## run 1
==> flow/design.v (excerpt) <==
module breakout(
    input  clk,
    input  rst,
    input  rota,
    input  rotb,
    input  de,
    output red,
    output green,
    output blue,
    output hsync,
    output vsync
    );
Size: about 1300 cells after synthesis, ~190 flip-flops, roughly 10 I/O pins, about 11000 sq um of cells after synthesis.
==> flow/config.mk <==
export PLATFORM = sky130hd
export DESIGN_NAME = breakout
export DESIGN_NICKNAME = breakout
export VERILOG_FILES = /design/flow/design.v
export SDC_FILE = /design/flow/constraint.sdc
export NUM_CORES = 4
export LEC_CHECK = 0
export ABC_AREA = 0
export CAP_MARGIN = 20
export CORE_MARGIN = 2
export CORE_UTILIZATION = 31
export CTS_CLUSTER_DIAMETER = 99
export GPL_ROUTABILITY_DRIVEN = 1
export GPL_TIMING_DRIVEN = 1
export PLACE_DENSITY = 0.5
export SETUP_SLACK_MARGIN = 1.39
export SLEW_MARGIN = 25
==> flow/constraint.sdc <==
create_clock -name core_clock -period 18.1 [get_ports {clk}]
set_input_delay 3.6200 -clock core_clock [delete_from_list [all_inputs] [get_ports {clk}]]
set_output_delay 3.6200 -clock core_clock [all_outputs]
set_load 0.01 [all_outputs]
run.sh (not shown) runs the stock make flow with config.mk's settings and CLKGATE_MAP_FILE=.
Run 1 | stages: all done | timing, DRC, antenna: all pass
What run 2 does differently from run 1 at the input level:
- removing PLACE_DENSITY (formerly 0.5)
- setting PLACE_DENSITY_LB_ADDON to 0.06 for the first time
- setting CORE_ASPECT_RATIO to 0.5 for the first time
- setting CTS_CLUSTER_SIZE to 93 for the first time
Results
On leakage power summed over all cells, run 2 does worse than run 1.
Measured against each other, run 1 and run 2 differ in fraction of the core area covered by cells at the end of the flow, the higher figure coming from run 2.
In the metrics for run 1 and run 2, the one carrying the lower final critical delay including setup and external delays is run 1.
Sort run 1 and run 2 by depth of the worst register-to-register path desc -> top: run 1
Run 1 → run 2: setup slack fell 0.28 ns, share of the clock period used by the worst path climbed 1.5 points.


breakout again, from the RTL that the note above started with.
clock: 18.1 ns
lec_check: 0
abc_area: 0
cap_margin: 20
core_margin: 7
core_utilization: 57
cts_cluster_diameter: 187
cts_cluster_size: 83
gpl_routability_driven: 1
gpl_timing_driven: 1
place_density: 0.39
setup_slack_margin: 1.39
slew_margin: 25
tns_end_percent: 35
The starting point went through all stages and came out clean.
Edit:
Settings changed: CORE_MARGIN 7 to 2, CORE_UTILIZATION 57 to 71, CTS_CLUSTER_DIAMETER 187 to 256, CTS_CLUSTER_SIZE 83 to 72, HOLD_SLACK_MARGIN set to 0.3, PLACE_DENSITY 0.39 to not set, PLACE_DENSITY_LB_ADDON set to 0.25, TNS_END_PERCENT 35 to not set.
Clock period 18.1 ns to 8.71 ns, I/O delays scaled along.
Result: The new run went through all stages and came out clean. Area after synthesis does not change. Synthesized cell count stays the same. Via count came out higher by 5.5%. Global-route usage is higher by 11 points. Power is higher by 100%. Clock power grows by 98%. Die size fell by 29%.
Edit:
Settings changed: ABC_AREA 0 to 1, CORE_UTILIZATION 71 to 61, CTS_CLUSTER_DIAMETER 256 to 99, CTS_CLUSTER_SIZE 72 to not set, HOLD_SLACK_MARGIN 0.3 to not set, PLACE_DENSITY set to 0.64, PLACE_DENSITY_LB_ADDON 0.25 to not set.
Clock period 8.71 ns to 7.37 ns, I/O delays scaled along.
After rerunning: The new run passed the timing, DRC and antenna checks. Power rises by 22%. Worst setup slack improved by 0.14 ns. Sequential power increases by about 20%. Global-route usage goes down by 5.3 points. Combinational power increases by 46%. First-iteration DRC count went down by 16%. Clock power grows by 22%. Die size came out higher by 30%. Clock skew hardly moves. Wire length goes up by 13%. Core utilization shrinks by 12 points.
Edit:
Settings changed: CORE_UTILIZATION 61 to 72, CTS_CLUSTER_SIZE set to 92, SETUP_SLACK_MARGIN 1.39 to 1.96.
=>
- cell count went down by 2.0%
- final area hardly moves
- utilization goes up by 12 points
- total power increases by 0.81%
- setup slack gets better by 0.24 ns
- sequential power hardly moves
- first-iteration DRC count rises by about 30%
- via count increases by 4.6%
Edit:
Settings changed: ABC_AREA 1 to 0, CTS_CLUSTER_SIZE 92 to not set, PLACE_DENSITY 0.64 to not set, PLACE_DENSITY_LB_ADDON set to 0.0, SETUP_SLACK_MARGIN 1.96 to 1.98.
Via count goes down by 19%; die size goes down by 11%; final area goes down by 8.6%; clock-buffer cell count stays the same.


breakout again, from the RTL that the note above started with.
export LEC_CHECK = 0
export ABC_AREA = 1
export CAP_MARGIN = 20
export CELL_PAD_IN_SITES_DETAIL_PLACEMENT = 2
export CELL_PAD_IN_SITES_GLOBAL_PLACEMENT = 3
export CORE_ASPECT_RATIO = 1.49
export CORE_MARGIN = 10
export CORE_UTILIZATION = 31
export CTS_CLUSTER_DIAMETER = 213
export GPL_ROUTABILITY_DRIVEN = 0
export GPL_TIMING_DRIVEN = 1
export PLACE_DENSITY = 0.54
export SLEW_MARGIN = 5
export TNS_END_PERCENT = 95
create_clock -name core_clock -period 15.1 [get_ports {clk}]
==> next run, changes <==
ABC_AREA = default   (was 1)
CELL_PAD_IN_SITES_DETAIL_PLACEMENT = default   (was 2)
CELL_PAD_IN_SITES_GLOBAL_PLACEMENT = default   (was 3)
CORE_ASPECT_RATIO = default   (was 1.49)
CORE_MARGIN = 2   (was 10)
CORE_UTILIZATION = 72   (was 31)
CTS_CLUSTER_DIAMETER = default   (was 213)
GPL_ROUTABILITY_DRIVEN = default   (was 0)
GPL_TIMING_DRIVEN = default   (was 1)
PLACE_DENSITY = default   (was 0.54)
SLEW_MARGIN = 20   (was 5)
TNS_END_PERCENT = default   (was 95)
clock period = 8.42 ns   (was 15.1 ns; I/O delays follow)
The changed run went through all stages and came out clean.
Sequential cell count is unchanged.
Clock skew went down by 8.6 ps.
Combinational power went up by a quarter to a third.
Cell area went down by roughly a tenth.
Synthesized cell count went down by a quarter to a third.
==> next run, changes <==
ABC_AREA = 1   (was default)
CTS_CLUSTER_SIZE = 93   (was default)
SETUP_SLACK_MARGIN = 1.79   (was default)
clock period = 5.97 ns   (was 8.42 ns; I/O delays follow)
Utilization increases by 0.56 points; global-route usage increases by 4.0 points; worst setup slack gets better by 69 ps; clock-buffer cell count decreases by 1; sequential share of layout area decreases by 3.6 points; critical path depth stays the same; power increases by about 45%; combinational power increases by about 90%; wire length increases by 26%; synthesized area increases by 13%.
==> next run, changes <==
ABC_AREA = default   (was 1)
CORE_UTILIZATION = 24   (was 72)
CTS_CLUSTER_SIZE = default   (was 93)
SETUP_SLACK_MARGIN = default   (was 1.79)
clock period = 57.6 ns   (was 5.97 ns; I/O delays follow)
Result:
- global-route usage came out lower by 26 points
- total power is lower by about 90%
- design area came out lower by about 9%
- count of clock-buffer cells in the layout is higher by 2
- worst setup slack improves by 39000 ps
- clock power decreases by 90%
- critical path depth rose by 2
No activity file was given, so power comes from the tool's default toggle rates.
